==> inputs of trial 8 <==
==> flow/design.v <==
module PE(
    rst_n,
    in_valid,
    clk,
    up_in,
    left_in,
    right_out,
    down_out,
    result_out
);
input clk;
input rst_n;
input [7:0] up_in, left_in;
input in_valid;
output reg [7:0] right_out, down_out;
output reg [31:0] result_out;
always @(posedge clk or negedge rst_n) begin
    if(!rst_n) begin
        result_out <= 0;
        right_out <= 0;
        down_out <= 0;
    end
    else if(in_valid) begin
        result_out <= 0;
        right_out <= 0;
        down_out <= 0;
    end
    else begin
        result_out <= result_out + up_in * left_in;
        right_out <= left_in;
        down_out <= up_in;
    end
end
endmodule
module buffer (
    input clk,
    input rst_n,
    input in_valid,
    input [31:0] data_in,
    output reg [31:0] data_out
);
reg [7:0] r1_temp1;
reg [7:0] r2_temp1, r2_temp2;
reg [7:0] r3_temp1, r3_temp2, r3_temp3;
always @(posedge clk or negedge rst_n) begin
    if (!rst_n) begin
        data_out <= 32'b0;
        r1_temp1 <= 8'b0;
        r2_temp1 <= 8'b0;
        r2_temp2 <= 8'b0;
        r3_temp1 <= 8'b0;
        r3_temp2 <= 8'b0;
        r3_temp3 <= 8'b0;
    end 
    else if(in_valid) begin
        data_out <= 32'b0;
        r1_temp1 <= 8'b0;
        r2_temp1 <= 8'b0;
        r2_temp2 <= 8'b0;
        r3_temp1 <= 8'b0;
        r3_temp2 <= 8'b0;
        r3_temp3 <= 8'b0;
    end
    else begin
        r1_temp1 <= data_in[23:16];
        r2_temp1 <= r2_temp2;
        r2_temp2 <= data_in[15:8];
        r3_temp1 <= r3_temp2;
        r3_temp2 <= r3_temp3;
        r3_temp3 <= data_in[7:0];
        data_out <= {data_in[31:24], r1_temp1, r2_temp1, r3_temp1};
    end
end 
endmodule
module systolic_array(
    rst_n,
    in_valid,
    clk,
    in_a,
    in_b,
    out_c_r1,
    out_c_r2,
    out_c_r3,
    out_c_r4
);
input rst_n;
input in_valid;
input clk;
input [31:0] in_a;
input [31:0] in_b;
output [127:0] out_c_r1; 
output [127:0] out_c_r2;
output [127:0] out_c_r3;
output [127:0] out_c_r4;
wire [7:0] vertical_wire[4:0][3:0]; 
wire [7:0] horizontal_wire[3:0][4:0];  
wire [31:0] c_wire[3:0][3:0]; 
assign vertical_wire[0][0] = in_b[31:24];  
assign vertical_wire[0][1] = in_b[23:16];  
assign vertical_wire[0][2] = in_b[15:8];  
assign vertical_wire[0][3] = in_b[7:0];   
assign horizontal_wire[0][0] = in_a[31:24];  
assign horizontal_wire[1][0] = in_a[23:16];  
assign horizontal_wire[2][0] = in_a[15:8];   
assign horizontal_wire[3][0] = in_a[7:0];    
genvar i,j;
generate
    for(i=0;i<4;i=i+1) begin:ROW
        for(j=0;j<4;j=j+1) begin:COL
            PE pe(
                .rst_n(rst_n),
                .in_valid(in_valid),
                .clk(clk),
                .up_in(vertical_wire[i][j]),
                .left_in(horizontal_wire[i][j]),
                .right_out(horizontal_wire[i][j+1]),
                .down_out(vertical_wire[i+1][j]),
                .result_out(c_wire[i][j])
            );
        end
    end
endgenerate
assign out_c_r1 = {c_wire[0][0], c_wire[0][1], c_wire[0][2], c_wire[0][3]};
assign out_c_r2 = {c_wire[1][0], c_wire[1][1], c_wire[1][2], c_wire[1][3]};
assign out_c_r3 = {c_wire[2][0], c_wire[2][1], c_wire[2][2], c_wire[2][3]};
assign out_c_r4 = {c_wire[3][0], c_wire[3][1], c_wire[3][2], c_wire[3][3]};
endmodule
module TPU(
    clk,
    rst_n,
    in_valid,
    K,
    M,
    N,
    busy,
    A_wr_en,
    A_index,
    A_data_in,
    A_data_out,
    B_wr_en,
    B_index,
    B_data_in,
    B_data_out,
    C_wr_en,
    C_index,
    C_data_in,
    C_data_out
);
input clk;
input rst_n;
input            in_valid;
input [7:0]      K;
input [7:0]      M;
input [7:0]      N;
output reg       busy;
output reg          A_wr_en;
output reg [15:0]   A_index;
output     [31:0]   A_data_in;
input  [31:0]       A_data_out;
output reg          B_wr_en;
output reg [15:0]   B_index;
output     [31:0]   B_data_in;
input  [31:0]       B_data_out;
output reg          C_wr_en;
output reg [15:0]   C_index;
output reg [127:0]  C_data_in;
input  [127:0]      C_data_out;
assign A_data_in = 32'd0;
assign B_data_in = 32'd0;
reg [31:0] A_buffer_in, B_buffer_in;
reg [31:0] A_buffer_out, B_buffer_out;
wire [127:0] c_out[3:0];
buffer weight_buffer_A (
    .clk(clk),
    .rst_n(rst_n),
    .in_valid(in_valid),
    .data_in(A_buffer_in),
    .data_out(A_buffer_out)
);
buffer input_buffer_B (
    .clk(clk),
    .rst_n(rst_n),
    .in_valid(in_valid),
    .data_in(B_buffer_in),
    .data_out(B_buffer_out)
);
reg sa_valid;
systolic_array SA (
    .rst_n(rst_n),
    .in_valid(sa_valid),
    .clk(clk),
    .in_a(A_buffer_out),
    .in_b(B_buffer_out),
    .out_c_r1(c_out[0]),
    .out_c_r2(c_out[1]),
    .out_c_r3(c_out[2]),
    .out_c_r4(c_out[3])
);
reg [7:0] M_reg, N_reg, K_reg;
reg [7:0] tile_m, tile_n, tile_k;
reg [7:0] max_tile_m, max_tile_n, max_tile_k;
wire [127:0] c_row0 = c_out[0];
wire [127:0] c_row1 = c_out[1];
wire [127:0] c_row2 = c_out[2];
wire [127:0] c_row3 = c_out[3];
integer i, j;
localparam IDLE = 3'd0;
localparam LOAD = 3'd1;
localparam CALC = 3'd2;
localparam WRITEBACK = 3'd3;
localparam DONE = 3'd4;
reg [3:0] state, next_state;
reg [7:0] load_cnt, calc_cnt, wb_cnt;
reg [15:0] A_addr, B_addr, C_addr;
always @(*) begin
    if(tile_k == max_tile_k - 1) begin
        if(tile_k * 4 + load_cnt > K_reg) begin
            A_addr = (((tile_m * K_reg) + K_reg)) ;
            B_addr = (((tile_n * K_reg) + K_reg));
        end
        else begin
            A_addr = (((tile_m * K_reg) + (tile_k * 4))) + load_cnt;
            B_addr = (((tile_n * K_reg) + (tile_k * 4))) + load_cnt;
        end
    end
    else begin
        A_addr = (((tile_m * K_reg) + (tile_k * 4))) + load_cnt;
        B_addr = (((tile_n * K_reg) + (tile_k * 4))) + load_cnt;
    end
    C_addr = ((tile_n * M_reg) + (tile_m * 4)) + wb_cnt;
end
reg [15:0] next_tile_m, next_tile_n;
always @(*) begin
    if(tile_n < max_tile_n - 1) begin
        next_tile_n = tile_n + 1;
        next_tile_m = tile_m;
    end
    else begin
        next_tile_n = 0;
        if(tile_m < max_tile_m - 1) begin
            next_tile_m = tile_m + 1;
        end
        else begin
            next_tile_m = 0;
        end
    end
end
always @(posedge clk or negedge rst_n) begin
    if(!rst_n) begin
        M_reg <= 0;
        N_reg <= 0;
        K_reg <= 0;
        max_tile_m <= 0;
        max_tile_n <= 0; 
        max_tile_k <= 0;
        tile_k <= 0;
    end
    else if(in_valid) begin
        M_reg <= M;
        N_reg <= N;
        K_reg <= K;
        max_tile_m <= (M + 3) >> 2;  
        max_tile_n <= (N + 3) >> 2; 
        max_tile_k <= (K + 3) >> 2; 
        tile_k <= 0;
    end
end
always @(*) begin
    case(state)
        IDLE: begin
            if(in_valid)
                next_state = LOAD;
            else
                next_state = IDLE;
        end
        LOAD: begin
            if(load_cnt > K_reg || tile_k * 4 + load_cnt > K_reg) 
                next_state = CALC;
            else
                next_state = LOAD;
        end
        CALC: begin
            if(calc_cnt == 7)
                next_state = WRITEBACK;    
            else
                next_state = CALC;
        end
        WRITEBACK: begin
            if(wb_cnt > 3 || tile_m * 4 + wb_cnt >= M_reg) begin
                if(tile_n < max_tile_n - 1 || tile_m < max_tile_m - 1)
                    next_state = LOAD;
                else
                    next_state = DONE;
            end
            else
                next_state = WRITEBACK;
        end
        DONE: begin
            next_state = IDLE;
        end
        default: next_state = IDLE;
    endcase
end
always @(posedge clk or negedge rst_n) begin
    if(!rst_n) begin
        busy <= 0;
        A_wr_en <= 0;
        B_wr_en <= 0;
        C_wr_en <= 0;
        A_index <= 0;
        B_index <= 0;
        C_index <= 0;
        load_cnt <= 0;
        calc_cnt <= 0;
        wb_cnt <= 0;
        sa_valid <= 0;
        tile_m <= 0;
        tile_n <= 0;
        state <= IDLE;
    end
    else begin
        state <= next_state;
        case(state)
            IDLE: begin
                if(in_valid) begin
                    busy <= 1;
                    load_cnt <= 0;
                    calc_cnt <= 0;
                    wb_cnt <= 0;
                    sa_valid <= 1;
                end
                else begin
                    busy <= 0;
                end
                A_buffer_in <= 0;
                B_buffer_in <= 0;
                C_wr_en <= 0;
            end
            LOAD: begin
                A_index <= A_addr;
                B_index <= B_addr;
                sa_valid <= 0;
                if(tile_k * 4 + load_cnt > K_reg) begin
                    A_buffer_in <= 0; 
                    B_buffer_in <= 0;
                end
                else if(load_cnt == 0) begin
                    A_buffer_in <= 0; 
                    B_buffer_in <= 0;
                end
                else begin
                    A_buffer_in <= A_data_out;
                    B_buffer_in <= B_data_out;
                end
                if(load_cnt > K_reg) begin
                    load_cnt <= 0;
                end
                else begin
                    load_cnt <= load_cnt + 1;
                end
            end
            CALC: begin
                A_buffer_in <= 0;
                B_buffer_in <= 0;
                if(calc_cnt == 7) begin
                    calc_cnt <= 0;
                end
                else begin
                    calc_cnt <= calc_cnt + 1;
                end
            end
            WRITEBACK: begin
                if(wb_cnt <= 3 && tile_m * 4 + wb_cnt < M_reg) begin
                    C_wr_en <= 1;
                    C_index <= C_addr;
                    C_data_in <= c_out[wb_cnt];
                    wb_cnt <= wb_cnt + 1;
                end
                else begin
                    C_wr_en <= 0;
                    sa_valid <= 1;
                    tile_m <= next_tile_m;
                    tile_n <= next_tile_n;
                    wb_cnt <= 0;
                end
            end
            DONE: begin
                busy <= 0;
                C_wr_en <= 0;
            end
        endcase
        if(in_valid) begin
            tile_m <= 0;
            tile_n <= 0;
        end
    end
end
endmodule
==> flow/run.sh <==
#!/bin/bash
# the make line also repeats each setting of config.mk as NAME=value (left out here)
make -C /OpenROAD-flow-scripts/flow DESIGN_CONFIG=/design/flow/config.mk WORK_HOME=/design/flow/orfs CLKGATE_MAP_FILE= finish
==> flow/config.mk <==
export PLATFORM = sky130hd
export DESIGN_NAME = TPU
export DESIGN_NICKNAME = TPU
export VERILOG_FILES = /design/flow/design.v
export SDC_FILE = /design/flow/constraint.sdc
export NUM_CORES = 4
export LEC_CHECK = 0
export ABC_AREA = 1
export CAP_MARGIN = 25
export CELL_PAD_IN_SITES_GLOBAL_PLACEMENT = 2
export CORE_ASPECT_RATIO = 0.76
export CORE_MARGIN = 2
export CORE_UTILIZATION = 47
export GPL_ROUTABILITY_DRIVEN = 0
export GPL_TIMING_DRIVEN = 0
export MAX_ROUTING_LAYER = met5
export MIN_ROUTING_LAYER = met1
export PLACE_DENSITY_LB_ADDON = 0.14
export SLEW_MARGIN = 5
export TNS_END_PERCENT = 25
==> flow/constraint.sdc <==
create_clock -name core_clock -period 5.36 [get_ports {clk}]
set_input_delay 1.0720 -clock core_clock [delete_from_list [all_inputs] [get_ports {clk}]]
set_output_delay 1.0720 -clock core_clock [all_outputs]
set_load 0.01 [all_outputs]
==> build 22: changes against trial 8 <==
==> flow/config.mk (replaced) <==
export PLATFORM = sky130hd
export DESIGN_NAME = TPU
export DESIGN_NICKNAME = TPU
export VERILOG_FILES = /design/flow/design.v
export SDC_FILE = /design/flow/constraint.sdc
export NUM_CORES = 4
export LEC_CHECK = 0
export CAP_MARGIN = 20
export CORE_MARGIN = 2
export CORE_UTILIZATION = 70
export SETUP_SLACK_MARGIN = 1.08
export SLEW_MARGIN = 20
==> flow/constraint.sdc (replaced) <==
create_clock -name core_clock -period 4.38 [get_ports {clk}]
set_input_delay 0.8760 -clock core_clock [delete_from_list [all_inputs] [get_ports {clk}]]
set_output_delay 0.8760 -clock core_clock [all_outputs]
set_load 0.01 [all_outputs]
==> results.tsv <==
metric	value	unit
pin count of the biggest net entering global routing	159	
Sum Neg Setup Slack	0	ps
clock latency reported for the late side of the worst-skew pair	880	ps
combinational share of power	42.9	%
Setup-failing EPs final	0	
highest clock rate	192	MHz
status	no timing/DRC/antenna violations	
most frequent cells after synthesis	sky130_fd_sc_hd__inv_1, sky130_fd_sc_hd__nand2_1, sky130_fd_sc_hd__nor2_1, sky130_fd_sc_hd__dfrtp_1, sky130_fd_sc_hd__fa_1	
slowest stage cell on the critical path	sky130_fd_sc_hd__clkbuf_1	
ordered cell list for the critical path	clkbuf_1, nand2_1, fa_1, inv_1, fa_1, fa_1, inv_1, fa_1, inv_1, ha_1, a21oi_1, nor2_1, nor2_1, nand2_1, nand2_1, nand2_2, nand2_1, nor2_1, nor2_1, nor2_1	
Clock power frac	26.4	%
clock buffer count in the final layout	196	
Filler cells	21700	
time the final worst path needs with I/O delays and setup	5220	ps
# the run above: trial 8

==> results.tsv <==
metric	value	unit
slowest stage cell on the critical path	sky130_fd_sc_hd__fa_1	
Filler cells	5551	
Setup-failing EPs final	357	
min setup slack post-route	-850	ps
most frequent cells after synthesis	sky130_fd_sc_hd__inv_1, sky130_fd_sc_hd__dfrtp_1, sky130_fd_sc_hd__fa_1, sky130_fd_sc_hd__ha_1, sky130_fd_sc_hd__nand2_1	
violated layout checks	setup timing	
status	failed layout checks	
clock latency reported for the late side of the worst-skew pair	820	ps
# the run above: build 22

Power figures rest on the tool's default switching activity, not on a simulated workload.
